## cordic_pipeline_rtl
module cordic_pipeline_rtl( clock, reset, ce, angle_in, sin_out, cos_out, valid_out );
parameter integer W = 12;  
parameter FXP_MUL = 1024;  
parameter PIPE_LATENCY = 15;  
input clock, reset, ce;
input signed [W-1:0] angle_in;  
output signed [W-1:0] sin_out, cos_out;
output valid_out;
wire signed [11:0] atan[0:10];  
assign atan[0] = 12'sd804;
assign atan[1] = 12'sd475;
assign atan[2] = 12'sd251;
assign atan[3] = 12'sd127;
assign atan[4] = 12'sd64;
assign atan[5] = 12'sd32;
assign atan[6] = 12'sd16;
assign atan[7] = 12'sd8;
assign atan[8] = 12'sd4;
assign atan[9] = 12'sd2;
assign atan[10] = 12'sd1;
wire signed [W-1:0] sin_tab [0:11];
wire signed [W-1:0] cos_tab [0:11];
wire signed [W-1:0] t_angle_tab [0:11];  
wire signed [W-1:0] angle_tab [0:11];
reg unsigned [4:0] valid_cnt;  
always@(posedge clock)
begin
if ( reset == 1'b0 )
valid_cnt <= PIPE_LATENCY;  
else
if( ( valid_cnt != 0 ) && ( ce == 1'b1 ) )
valid_cnt <= valid_cnt - 1;  
end
assign valid_out = ( valid_cnt == 0 )? 1'b1 : 1'b0;  
assign cos_tab[0] = 1.0 * FXP_MUL;
assign sin_tab[0] = 0;
assign angle_tab[0] = 0;
assign t_angle_tab[0] = angle_in;
cordic_step #(0) cordic_step_0 ( clock, ce, sin_tab[0], cos_tab[0], angle_tab[0], t_angle_tab[0], atan[0],
sin_tab[1], cos_tab[1], angle_tab[1], t_angle_tab[1] );
cordic_step #(1) cordic_step_1 ( clock, ce, sin_tab[1], cos_tab[1], angle_tab[1], t_angle_tab[1], atan[1],
sin_tab[2], cos_tab[2], angle_tab[2], t_angle_tab[2] );
cordic_step #(2) cordic_step_2 ( clock, ce, sin_tab[2], cos_tab[2], angle_tab[2], t_angle_tab[2], atan[2],
sin_tab[3], cos_tab[3], angle_tab[3], t_angle_tab[3] );
cordic_step #(3) cordic_step_3 ( clock, ce, sin_tab[3], cos_tab[3], angle_tab[3], t_angle_tab[3], atan[3],
sin_tab[4], cos_tab[4], angle_tab[4], t_angle_tab[4] );
cordic_step #(4) cordic_step_4 ( clock, ce, sin_tab[4], cos_tab[4], angle_tab[4], t_angle_tab[4], atan[4],
sin_tab[5], cos_tab[5], angle_tab[5], t_angle_tab[5] );
cordic_step #(5) cordic_step_5 ( clock, ce, sin_tab[5], cos_tab[5], angle_tab[5], t_angle_tab[5], atan[5],
sin_tab[6], cos_tab[6], angle_tab[6], t_angle_tab[6] );
cordic_step #(6) cordic_step_6 ( clock, ce, sin_tab[6], cos_tab[6], angle_tab[6], t_angle_tab[6], atan[6],
sin_tab[7], cos_tab[7], angle_tab[7], t_angle_tab[7] );
  ...
For scale: roughly 3,000 cells after synthesis, about 35,000 sq um of cells after synthesis.
export LEC_CHECK = 0
export CAP_MARGIN = 15
export CELL_PAD_IN_SITES_DETAIL_PLACEMENT = 0
export CELL_PAD_IN_SITES_GLOBAL_PLACEMENT = 3
export CORE_ASPECT_RATIO = 1.03
export CORE_MARGIN = 3
export CORE_UTILIZATION = 68
export CTS_CLUSTER_DIAMETER = 189
export GPL_ROUTABILITY_DRIVEN = 1
export GPL_TIMING_DRIVEN = 0
export MIN_ROUTING_LAYER = met2
export PLACE_DENSITY_LB_ADDON = 0.09
export SETUP_SLACK_MARGIN = -0.37
export SLEW_MARGIN = 40
create_clock -name core_clock -period 4.5 [get_ports {clock}]
run.sh (not shown) runs the stock make flow with config.mk's settings and CLKGATE_MAP_FILE=.
The baseline did not get past 3_1_place_gp_skip_io.
Then changed:
==> flow/config.mk (replaced) <==
export PLATFORM = sky130hd
export DESIGN_NAME = cordic_pipeline_rtl
export DESIGN_NICKNAME = cordic_pipeline_rtl
export VERILOG_FILES = /design/flow/design.v
export SDC_FILE = /design/flow/constraint.sdc
export NUM_CORES = 4
export LEC_CHECK = 0
export CAP_MARGIN = 20
export CORE_ASPECT_RATIO = 0.72
export CORE_MARGIN = 4
export CORE_UTILIZATION = 40
export CTS_CLUSTER_DIAMETER = 304
export GPL_TIMING_DRIVEN = 0
export SLEW_MARGIN = 20
export TNS_END_PERCENT = 15
Outcome: Now the flow completed without violations. Synthesized cell count is unchanged. Synthesized area stays the same. Die size grows by 70%.

* * *

Setup of job 4099:
Starting RTL as in the previous note.
make LEC_CHECK=0 ABC_AREA=1 CAP_MARGIN=5 CORE_MARGIN=2 CORE_UTILIZATION=72 CTS_CLUSTER_DIAMETER=34 SETUP_SLACK_MARGIN=0.84 SLEW_MARGIN=20 finish   # period 3.09 ns
Job 4099 did not finish; the tool stopped in clock tree synthesis with error DPL-0038.
For job 1897, these inputs were changed with respect to job 4099:
Settings: a deleted SETUP_SLACK_MARGIN that had been 0.84; a deleted CTS_CLUSTER_DIAMETER that had been 34; a deleted ABC_AREA that had been 1; a change of CAP_MARGIN from 5 to 20; a change of CORE_UTILIZATION from 72 to 63; a change of the clock period (ns, I/O delays scaled along) from 3.09 to 2.04.
Results
- Relative to job 4099, the die area measured on job 1897 has increased by more than 10%.
- Compared with job 4099, job 1897 shows synthesized cell count that has gone down by more than 10%.
- On xor and xnor fraction of the mapped netlist area, job 1897 tracks job 4099 almost exactly.
- Job 1897 vs job 4099, pre-CTS setup slack went down by 1.34 ns.
- On fraction of the core area occupied by cells at floorplan, the lower figure sits with job 1897, not job 4099.
- Compared job 1897 vs job 4099, and floorplan net count is down in job 1897.
- No crash in job 1897: every stage finished, but the layout fails its final checks due to negative setup slack.
- Diff job 4099 -> job 1897 | placeable core region | up by more than 10%
Changes in job 8753 relative to job 1897:
Settings: putting SETUP_SLACK_MARGIN at 0.85 where nothing was set; swapping 63 for 66 in CORE_UTILIZATION; swapping 2.04 for 3.31 in the clock period (ns, I/O delays scaled along).
[summary]
Cell area | job 8753 vs job 1897 | job 8753 smaller. The flow for job 8753 finished, though final verification flagged negative setup slack. Going from job 1897 to job 8753, cell area reported after detailed placement shrinks by about 7%. Compare job 8753 and job 1897 | sequential share of layout area higher: job 8753.
Relative to job 8753, the following input files were edited for job 7663:
Settings: CORE_UTILIZATION changed from 66 to 68; SETUP_SLACK_MARGIN changed from 0.85 to 0.32; CTS_CLUSTER_SIZE newly set to 24; the clock period (ns, I/O delays scaled along) changed from 3.31 to 2.04.
## What came out
Status(job 7663) = ERROR, stage = global routing
From job 8753 to job 7663 the numbers moved as follows: die outline area now smaller; core region area now smaller.
For the half-perimeter wire length after placement, job 7663 came in 8800 microns higher than job 8753 did.
NOTE cell area after placement job 8753->job 7663 increased by a few percent
Job 7663 against job 8753; routability-driven placement congestion ratio is up slightly.
Cmp job 8753 and job 7663 / floorplan utilization / higher: job 7663
Taking job 8753 as the reference, in job 7663 synthesis area per yosys barely changed, H-tree depth shows an increase of 1.
Job 7663 vs job 8753: number of buffers added by the clock tree synthesis step up by a little under 10%
Compared with job 8753, job 7663 degrades worst slack after detailed placement.
Changes in job 1209 relative to job 7663:
Settings: swapping 0.32 for -0.24 in SETUP_SLACK_MARGIN; swapping 68 for 72 in CORE_UTILIZATION; clearing CTS_CLUSTER_SIZE, which used to be 24; swapping 2.04 for 4.12 in the clock period (ns, I/O delays scaled along).
==> comparison <==
- No final results exist for job 7663, since it was stopped by error DPL-0038 during global routing.
- Although job 1209 finished all stages, its layout failed final checks on negative setup slack.
- Job 7663 → job 1209: synthesized netlist cell count has remained practically unchanged; cell area reported after detailed placement has decreased; die size has decreased; total number of H-tree levels has decreased; clock buffer count from CTS has decreased.
Edits applied to the flow inputs when going from job 1209 to job 7957:
Settings: CORE_UTILIZATION now 40, was 72; SETUP_SLACK_MARGIN no longer set, was -0.24; the clock period (ns, I/O delays scaled along) now 4.5, was 4.12.
Results
Job 7957: done, clean on timing, DRC and antenna. Job 7957: cell count along the critical path 3 below job 1209. Going from job 1209 to job 7957, flip-flop count was more or less identical; die size went up about 80%.
